// reflex_core
module reflex_core (
    input wire clk,                   
    input wire rst_n,                 
    input wire signed [15:0] z_pos,   
    input wire signed [15:0] z_vel,   
    input wire signed [15:0] kp_gain,
    input wire signed [15:0] kd_gain,
    input wire signed [15:0] vel_threshold,  
    output reg signed [15:0] u_out,   
    output reg guardian_active        
);
Size in the first run: ~2900 cells after synthesis.
Settings: LEC_CHECK=0, CAP_MARGIN=20, CORE_MARGIN=2, CORE_UTILIZATION=48, CTS_CLUSTER_SIZE=21, GPL_ROUTABILITY_DRIVEN=0, PLACE_DENSITY=0.64, SETUP_SLACK_MARGIN=0.71, SLEW_MARGIN=20, TNS_END_PERCENT=20; clock period 8.0 ns.
run.sh (not shown) runs the stock make flow with config.mk's settings and CLKGATE_MAP_FILE=.
Then changed:
--- a/flow/config.mk
+++ b/flow/config.mk
@@ -9,7 +9,5 @@
 export CORE_MARGIN = 2
-export CORE_UTILIZATION = 48
+export CORE_UTILIZATION = 40
 export CTS_CLUSTER_SIZE = 21
 export GPL_ROUTABILITY_DRIVEN = 0
-export PLACE_DENSITY = 0.64
-export SETUP_SLACK_MARGIN = 0.71
 export SLEW_MARGIN = 20
- worst hold slack degrades by 0.0094 ns
- via count drops by 2.0%
- die area climbs by 20%
- global-route usage drops by 4.7 points
Then changed:
--- a/flow/config.mk
+++ b/flow/config.mk
@@ -10,5 +10,2 @@
 export CORE_UTILIZATION = 40
-export CTS_CLUSTER_SIZE = 21
-export GPL_ROUTABILITY_DRIVEN = 0
 export SLEW_MARGIN = 20
-export TNS_END_PERCENT = 20
Synthesized area is unchanged.
Non-clock buffer count stays the same.
Then changed:
--- a/flow/config.mk
+++ b/flow/config.mk
@@ -9,3 +9,7 @@
 export CORE_MARGIN = 2
-export CORE_UTILIZATION = 40
+export CORE_UTILIZATION = 37
+export CTS_CLUSTER_DIAMETER = 214
+export CTS_CLUSTER_SIZE = 100
+export HOLD_SLACK_MARGIN = -0.08
+export PLACE_DENSITY_LB_ADDON = 0.29
 export SLEW_MARGIN = 20
Result: The changed run produced a clean layout; synthesized cell count stays the same; non-clock buffer count rose by 12; register-to-register slack degrades by 0.17 ns; routed wire length goes down by 3.6%; clock-buffer cell count drops by 2.

== alpha ==
Starting RTL as in the previous note.
==> flow/config.mk <==
export PLATFORM = sky130hd
export DESIGN_NAME = reflex_core
export DESIGN_NICKNAME = reflex_core
export VERILOG_FILES = /design/flow/design.v
export SDC_FILE = /design/flow/constraint.sdc
export NUM_CORES = 4
export LEC_CHECK = 0
export ABC_AREA = 1
export CAP_MARGIN = 20
export CELL_PAD_IN_SITES_DETAIL_PLACEMENT = 1
export CORE_ASPECT_RATIO = 1.05
export CORE_MARGIN = 3
export CORE_UTILIZATION = 40
export CTS_CLUSTER_SIZE = 25
export GPL_ROUTABILITY_DRIVEN = 0
export MAX_ROUTING_LAYER = met4
export SETUP_SLACK_MARGIN = 0.97
export SLEW_MARGIN = 35
export TNS_END_PERCENT = 100
==> flow/constraint.sdc <==
create_clock -name core_clock -period 5.22 [get_ports {clk}]
set_input_delay 1.0440 -clock core_clock [delete_from_list [all_inputs] [get_ports {clk}]]
set_output_delay 1.0440 -clock core_clock [all_outputs]
set_load 0.01 [all_outputs]
alpha | ERROR | global routing (5_1_grt)
Changes in beta relative to alpha:
Settings: CTS_CLUSTER_SIZE removed (was 25); CELL_PAD_IN_SITES_DETAIL_PLACEMENT removed (was 1); GPL_ROUTABILITY_DRIVEN removed (was 0); ABC_AREA removed (was 1); CORE_MARGIN changed from 3 to 2; CORE_ASPECT_RATIO removed (was 1.05); CORE_UTILIZATION changed from 40 to 71; SLEW_MARGIN changed from 35 to 20; TNS_END_PERCENT removed (was 100); SETUP_SLACK_MARGIN changed from 0.97 to 1.87; MAX_ROUTING_LAYER removed (was met4); the clock period (ns, I/O delays scaled along) changed from 5.22 to 6.32.
==> results <==
beta: GRT-0232 in global routing (5_1_grt) -> run aborted
beta: vertical die size about 30% below alpha
Delta (beta minus alpha): area share of fa/ha/maj cells after synthesis increased 3.0 points; total cell area reported by yosys after synthesis decreased 5.7%; area after synthesis decreased about 6%; total die area decreased 47%; parity-gate share of the synthesized area counting xor and xnor cells increased 0.45 points.
Placed instance count of beta falls short of that of alpha by more than 10%.
beta vs alpha, number of instances in the synthesized netlist went down by 771.
| effective utilization at floorplan | beta vs alpha | 32 points higher |

Setup of run 1:
Starting RTL as in the previous note.
Settings: LEC_CHECK=0, ABC_AREA=1, CAP_MARGIN=20, CELL_PAD_IN_SITES_GLOBAL_PLACEMENT=2, CORE_MARGIN=2, CORE_UTILIZATION=19, CTS_CLUSTER_SIZE=21, GPL_ROUTABILITY_DRIVEN=1, GPL_TIMING_DRIVEN=0, MIN_ROUTING_LAYER=met1, PLACE_DENSITY=0.64, SETUP_SLACK_MARGIN=0.71, SLEW_MARGIN=20, TNS_END_PERCENT=50; clock period 8.0 ns.
What run 2 does differently from run 1 at the input level:
Settings: PLACE_DENSITY: 0.64 -> unset; CTS_CLUSTER_SIZE: 21 -> unset; GPL_ROUTABILITY_DRIVEN: 1 -> unset; MIN_ROUTING_LAYER: met1 -> unset; ABC_AREA: 1 -> unset; CELL_PAD_IN_SITES_GLOBAL_PLACEMENT: 2 -> unset; CORE_UTILIZATION: 19 -> 66; TNS_END_PERCENT: 50 -> unset; SETUP_SLACK_MARGIN: 0.71 -> unset; GPL_TIMING_DRIVEN: 0 -> unset; the clock period (ns, I/O delays scaled along): 8.0 -> 6.32.
Notes after the runs:
- Run 2 finished every stage; the final checks, however, were not passed, the failures being setup timing.
- Changes observed in run 2 relative to run 1: final cell count without fillers went down by 1,772; clock-buffer cell count went up by 1.
- Post-synthesis instance total, run 1 and run 2, lower one = run 2.
- Run 1 → run 2: core outline area decreased by 73% relative to the old numbers; area fraction in xor and xnor cells increased by 0.45 points relative to the old numbers.
### run 2 -> run 3
Settings: CORE_UTILIZATION: 66 -> 52; the clock period (ns, I/O delays scaled along): 6.32 -> 6.72.
--- outcome ---
Not one of run 2 and run 3 finished clean.
In the reports for run 2 and run 3, the smaller register-to-register slack belongs to run 2.
| total iterations of the first detailed-routing run | lower: run 3 |
Looking at post-detailed-route via-to-cell ratio across run 2 and run 3, the one that comes out lower is run 3.
There was hardly any difference in count of sequential standard cells between run 3 and run 2.
Changes observed in run 3 relative to run 2: final cell count climbed 3.7%.
Post-route fraction of the period consumed by the critical path: lower on run 3
Run 2 and run 3 ended up with nearly the same final-report hold violation count.
Compared run 2 against run 3; fraction of area in registers within noise.
The inputs of run 4 differ from those of run 3 as listed below.
Settings: swapping 52 for 72 in CORE_UTILIZATION; putting PLACE_DENSITY_LB_ADDON at 0.24 where nothing was set; putting SETUP_SLACK_MARGIN at -0.39 where nothing was set; swapping 6.72 for 6.47 in the clock period (ns, I/O delays scaled along).
==> comparison <==
- None of the runs run 3 and run 4 ends with a clean layout.
- In run 4 the implementation ran to completion but is not tape-out ready, as the final checks report setup timing.
- Run 3 finished every stage; the final checks, however, were not passed, the failures being setup timing.
- Diff run 3 -> run 4 | fill cell total of the finished layout | down by more than half
- For the arrival time at the worst endpoint, run 4 came in 220 ps higher than run 3 did.
- Diff run 3 -> run 4: average detailed-routed wire length per instance now sits higher; total die size now sits lower.
- From run 3 to run 4 the numbers moved as follows: final worst setup slack moved down, first-pass detailed-route iteration total moved up.
Relative to run 4, the following input files were edited for run 5:
Settings: a deleted SETUP_SLACK_MARGIN that had been -0.39; a change of CORE_UTILIZATION from 72 to 42; a deleted PLACE_DENSITY_LB_ADDON that had been 0.24; a change of the clock period (ns, I/O delays scaled along) from 6.47 to 7.78.
[summary]
Every stage of the flow completed for run 5, and the final layout passed the timing, DRC and antenna checks.
Run 5 -> run 4: total area of sequential cells delta 0, exact match
Run 5 against run 4; total vias in the final route is down by more than 10%.
Diff run 4 -> run 5 | number of non-filler instances in the completed layout | up by a few percent
Looking at run 4 and run 5, the critical path's largest stage delay is a wash.
Going from run 4 to run 5, final wirelength fell by 20%, global-route usage decreased 20 points.
The inputs of run 6 differ from those of run 5 as listed below.
Settings: SETUP_SLACK_MARGIN now 1.85, previously not set; CORE_UTILIZATION now 72, was 42; the clock period (ns, I/O delays scaled along) now 6.32, was 7.78.
--- outcome ---
- Run 6 did not run to completion, as it errored out during 5_1_grt.
- Clock net sink count: run 6 vs run 5 identical
- Run 6: setup fix buffers added after clock tree synthesis is 95 higher than what run 5 reported.
- Summary of run 6 over run 5: area after detailed placement now sits higher, row count now sits lower, placed instance count now sits lower.

v1:
reflex_core again, from the RTL that the note above started with.
export LEC_CHECK = 0
export ABC_AREA = 1
export CAP_MARGIN = 20
export CORE_MARGIN = 2
export CORE_UTILIZATION = 72
export CTS_CLUSTER_SIZE = 99
export PLACE_DENSITY = 0.41
export SETUP_SLACK_MARGIN = -0.42
export SLEW_MARGIN = 20
export TNS_END_PERCENT = 5
create_clock -name core_clock -period 4.32 [get_ports {clk}]
In the summary table, v1 is marked failed, with error GRT-0232 raised in global routing (5_1_grt).
What v59 does differently from v1 at the input level:
diff --git a/flow/config.mk b/flow/config.mk
--- a/flow/config.mk
+++ b/flow/config.mk
@@ -8 +7,0 @@
-export ABC_AREA = 1
@@ -11,4 +10 @@
-export CORE_UTILIZATION = 72
-export CTS_CLUSTER_SIZE = 99
-export PLACE_DENSITY = 0.41
-export SETUP_SLACK_MARGIN = -0.42
+export CORE_UTILIZATION = 40
@@ -16 +11,0 @@
-export TNS_END_PERCENT = 5
==> flow/constraint.sdc <==
create_clock -name core_clock -period 10.3 [get_ports {clk}]
set_input_delay 2.0600 -clock core_clock [delete_from_list [all_inputs] [get_ports {clk}]]
set_output_delay 2.0600 -clock core_clock [all_outputs]
set_load 0.01 [all_outputs]
Results
v59 has completed all stages; timing, DRC and antenna checks passed.
Seen in the log of v1: GRT-0232 during global routing (5_1_grt), after which the run never completed.
Synthesized instance count (higher): v1
v59 vs v1, mean cell area of the mapped netlist went up by 20%.
For height of the die, dividing the value from v1 by the value from v59 gives 0.77.
v59: number of gates resized after CTS lower than v1
Measured against each other, v1 and v59 differ in post-synthesis instance area, the lower figure coming from v59.
Of v59 and v1, it is v59 that has the lower number of buffers inserted to repair setup after CTS.
Cell row count (v59 / v1): 1.3
v59: sequential element share of the synthesized area 0.44 points above v1
[inputs] v18 vs v59
diff --git a/flow/config.mk b/flow/config.mk
--- a/flow/config.mk
+++ b/flow/config.mk
@@ -10 +10,2 @@
-export CORE_UTILIZATION = 40
+export CORE_UTILIZATION = 65
+export SETUP_SLACK_MARGIN = -0.38
==> flow/constraint.sdc <==
create_clock -name core_clock -period 3.72 [get_ports {clk}]
set_input_delay 0.7440 -clock core_clock [delete_from_list [all_inputs] [get_ports {clk}]]
set_output_delay 0.7440 -clock core_clock [all_outputs]
set_load 0.01 [all_outputs]
[summary]
Finished, but not clean: v18, with negative setup slack.
Changes observed in v18 relative to v59: area of the multi-input gates now sits higher, final net count now sits higher.
For v59, the highest metal layer with signal wires was met4, unlike v18, where it was met5.
Input-level comparison between v48 and v18:
diff --git a/flow/config.mk b/flow/config.mk
--- a/flow/config.mk
+++ b/flow/config.mk
@@ -10,2 +10,3 @@
-export CORE_UTILIZATION = 65
-export SETUP_SLACK_MARGIN = -0.38
+export CORE_UTILIZATION = 68
+export CTS_CLUSTER_SIZE = 99
+export PLACE_DENSITY = 0.41
==> flow/constraint.sdc <==
create_clock -name core_clock -period 6.72 [get_ports {clk}]
set_input_delay 1.3440 -clock core_clock [delete_from_list [all_inputs] [get_ports {clk}]]
set_output_delay 1.3440 -clock core_clock [all_outputs]
set_load 0.01 [all_outputs]
Results
- The final report for v48 shows a completed flow and a layout that fails verification, specifically negative setup slack.
- Looking at worst slew slack as a fraction of its limit, v48 sits 0.28 points higher than v18 does.
- Number of vias after detailed routing | v48 above v18
- Portion of the layout cell area used by non-clock buffers: v48 vs v18 down 2.0 points
- Against v18, global-route wire length before repair in v48 rose by a few percent.
- v18 → v48: number of post-CTS setup repair buffers rose by 68%, die boundary width dropped about 2.2%, required time at the worst-slack endpoint went up by 3010 ps.

reflex_core again, from the RTL that the note above started with.
make LEC_CHECK=0 CAP_MARGIN=20 CORE_MARGIN=2 CORE_UTILIZATION=68 CTS_CLUSTER_SIZE=99 PLACE_DENSITY=0.41 SLEW_MARGIN=20 TNS_END_PERCENT=5 finish   # period 4.32 ns
The first run finished with setup timing left.
Rerun with:
--- a/flow/config.mk
+++ b/flow/config.mk
@@ -7,0 +8 @@
+export ABC_AREA = 1
@@ -12,0 +14 @@
+export SETUP_SLACK_MARGIN = 1.01
Effect: With this change the flow stopped in 5_1_grt, error GRT-0232; synthesized cell count increases by 27%; area after synthesis increases by 6.0%; die size increases by 5.9%.
Rerun with:
--- a/flow/config.mk
+++ b/flow/config.mk
@@ -8 +7,0 @@
-export ABC_AREA = 1
@@ -11,4 +10 @@
-export CORE_UTILIZATION = 68
-export CTS_CLUSTER_SIZE = 99
-export PLACE_DENSITY = 0.41
-export SETUP_SLACK_MARGIN = 1.01
+export CORE_UTILIZATION = 40
@@ -16 +11,0 @@
-export TNS_END_PERCENT = 5
==> flow/constraint.sdc (replaced) <==
create_clock -name core_clock -period 7.78 [get_ports {clk}]
set_input_delay 1.5560 -clock core_clock [delete_from_list [all_inputs] [get_ports {clk}]]
set_output_delay 1.5560 -clock core_clock [all_outputs]
set_load 0.01 [all_outputs]
Result:
- With this change the flow produced a clean layout
- synthesized cell count drops by 21%
- synthesized area drops by 5.7%
- die size climbs by 59%
Rerun with:
--- a/flow/config.mk
+++ b/flow/config.mk
@@ -10 +10,2 @@
-export CORE_UTILIZATION = 40
+export CORE_UTILIZATION = 64
+export SETUP_SLACK_MARGIN = 1.44
==> flow/constraint.sdc (replaced) <==
create_clock -name core_clock -period 5.43 [get_ports {clk}]
set_input_delay 1.0860 -clock core_clock [delete_from_list [all_inputs] [get_ports {clk}]]
set_output_delay 1.0860 -clock core_clock [all_outputs]
set_load 0.01 [all_outputs]
The new run finished with setup timing left.
Worst setup slack got worse by 1.5 ns.
Final area came out higher by 13%.
Flip-flop count does not change.
Synthesized cell count is unchanged.
Area after synthesis stays the same.
Clock skew increases by 0.0047 ns.
Clock-buffer cell count is unchanged.
Critical path depth goes up by 5.

== wip/quartz ==
The RTL this note starts from:
==> flow/design.v <==
module reflex_core (
    input wire clk,                   
    input wire rst_n,                 
    input wire signed [15:0] z_pos,   
    input wire signed [15:0] z_vel,   
    input wire signed [15:0] kp_gain,
    input wire signed [15:0] kd_gain,
    input wire signed [15:0] vel_threshold,  
    output reg signed [15:0] u_out,   
    output reg guardian_active        
);
    reg signed [31:0] p_term;
    reg signed [31:0] d_term;
    reg signed [31:0] raw_sum;
    localparam signed [15:0] MAX_OUT = 16'd2000;   
    localparam signed [15:0] MIN_OUT = -16'd2000;  
    always @(posedge clk or negedge rst_n) begin
        if (!rst_n) begin
            u_out <= 16'd0;
            guardian_active <= 1'b0;
            p_term <= 32'd0;
            d_term <= 32'd0;
        end else begin
            if (($signed(z_vel) > $signed(vel_threshold)) || 
                ($signed(z_vel) < -$signed(vel_threshold))) begin
                guardian_active <= 1'b1;
                d_term <= z_vel * (kd_gain <<< 1); 
            end else begin
                guardian_active <= 1'b0;
                d_term <= z_vel * kd_gain;
            end
            p_term <= z_pos * kp_gain;  
            raw_sum = -(p_term + d_term); 
            if (raw_sum > MAX_OUT) 
                u_out <= MAX_OUT;
            else if (raw_sum < MIN_OUT) 
                u_out <= MIN_OUT;
            else
                u_out <= raw_sum[15:0];  
        end
    end
endmodule
Settings: LEC_CHECK=0, ABC_AREA=0, CAP_MARGIN=20, CORE_ASPECT_RATIO=0.92, CORE_MARGIN=2, CORE_UTILIZATION=72, CTS_CLUSTER_DIAMETER=233, CTS_CLUSTER_SIZE=81, HOLD_SLACK_MARGIN=-0.09, MAX_ROUTING_LAYER=met4, MIN_ROUTING_LAYER=met1, PLACE_DENSITY=0.37, SETUP_SLACK_MARGIN=-0.39, SLEW_MARGIN=20; clock period 6.26 ns.
wip/quartz finished every stage; the final checks, however, were not passed, the failures being setup timing.
> inputs changed (wip/quartz -> wip/juniper)
Settings: changing CORE_ASPECT_RATIO from 0.92 to 1.78; changing SETUP_SLACK_MARGIN from -0.39 to 1.3; removing CTS_CLUSTER_SIZE (formerly 81); removing PLACE_DENSITY (formerly 0.37); changing HOLD_SLACK_MARGIN from -0.09 to 0.15; setting PLACE_DENSITY_LB_ADDON to 0.0 for the first time; changing the clock period (ns, I/O delays scaled along) from 6.26 to 4.52.
- On number of sinks driven by the clock tree, wip/quartz and wip/juniper are neck and neck.
- wip/juniper did not make it past global routing, where a tool error ended it.
- In the reports for wip/quartz and wip/juniper, the smaller floorplan die width belongs to wip/juniper.
- Relative to wip/quartz, the worst setup timing slack at the placement stage of wip/juniper is lower by 1520 ps.
diff inputs: wip/juniper => wip/onyx
Settings: clearing ABC_AREA, which used to be 0; swapping 0.0 for 0.24 in PLACE_DENSITY_LB_ADDON; clearing CTS_CLUSTER_DIAMETER, which used to be 233; clearing MAX_ROUTING_LAYER, which used to be met4; putting CTS_CLUSTER_SIZE at 14 where nothing was set; clearing SETUP_SLACK_MARGIN, which used to be 1.3; clearing HOLD_SLACK_MARGIN, which used to be 0.15; clearing CORE_ASPECT_RATIO, which used to be 1.78; clearing MIN_ROUTING_LAYER, which used to be met1; swapping 4.52 for 6.32 in the clock period (ns, I/O delays scaled along).
## What came out
Complete run, failing final checks: wip/onyx, reason setup timing. Compared with wip/juniper, wip/onyx shows a final estimated routing congestion in global placement that is 1.6% lower. Against wip/juniper, number of placed instances, taps included in wip/onyx fell slightly. wip/onyx has horizontal die dimension above what wip/juniper had. wip/juniper and wip/onyx ended up with roughly the same initial cell density of the core.
[inputs] wip/ember vs wip/onyx
Settings: setting SETUP_SLACK_MARGIN to -0.39 for the first time; removing PLACE_DENSITY_LB_ADDON (formerly 0.24); setting PLACE_DENSITY to 0.36 for the first time; setting CTS_CLUSTER_DIAMETER to 395 for the first time; removing CTS_CLUSTER_SIZE (formerly 14); changing the clock period (ns, I/O delays scaled along) from 6.32 to 6.47.
Notes after the runs:
For wip/onyx, the top layer reached by signal wires was met5, unlike wip/ember, where it was met4.
Area overhead of the layout relative to synthesis in wip/ember is 7.9 points below wip/onyx.
Nothing crashed in wip/ember and all stages finished; the problem is that the final layout failed, the offending checks being setup timing.
Re number of port buffers: no difference whatsoever between wip/ember and wip/onyx.
When wip/ember is measured against wip/onyx, its logic share of the area turns out 1.9 points higher.
wip/ember -> wip/onyx: CTS H-tree depth delta 0, exact match
Between wip/onyx and wip/ember, placed cell count is lower for wip/onyx, wip/ember comes in above that.
Relative to wip/onyx, the cell area measured on wip/ember has decreased by a few percent.
Diff wip/onyx -> wip/ember: hold slack down 95 ps; met3 track demand over resource in global routing down 3.6 points.
diff inputs: wip/ember => wip/cedar
Settings: CTS_CLUSTER_DIAMETER removed (was 395); CORE_UTILIZATION changed from 72 to 52; CTS_CLUSTER_SIZE newly set to 99; PLACE_DENSITY removed (was 0.36); SETUP_SLACK_MARGIN removed (was -0.39); the clock period (ns, I/O delays scaled along) changed from 6.47 to 5.93.
## What came out
Ran to the end and failed final checks on setup timing: wip/cedar.
Measured against wip/cedar, the number of global-route vias before repair of wip/ember comes out at 1.11 times the reference value.
Per the comparison of wip/cedar with wip/ember, number of placement rows went up by 17%; total global-route track usage went down 15 points.
wip/cedar against wip/ember: first-pass GRT wire length now smaller, non-clock buffer count picked up an extra about 26%, final count of negative-setup-slack endpoints rose by 8.
Endpoint of the worst setup timing path: d_term[28] -> wip/ember, d_term[25] -> wip/cedar
Modified inputs, wip/nickel compared to wip/cedar
Settings: CORE_UTILIZATION: 52 -> 72; PLACE_DENSITY: unset -> 0.39; CTS_CLUSTER_DIAMETER: unset -> 247; ABC_AREA: unset -> 1; the clock period (ns, I/O delays scaled along): 5.93 -> 6.4.
## What came out
Measured against each other, wip/nickel and wip/cedar differ in area fraction in full adders, half adders and majority gates, the lower figure coming from wip/nickel.
wip/nickel: it failed with a tool error in global routing, so there are no final results.
Compared with wip/cedar, wip/nickel shows a lower die area.
Against wip/cedar, wip/nickel reports a simple-gate share of the synthesized area that is higher.
wip/cedar → wip/nickel: number of cells in the yosys synthesis report now larger; placeable core area now smaller.
Going from wip/cedar to wip/nickel, post-CTS setup buffer count shrinks by 13%.
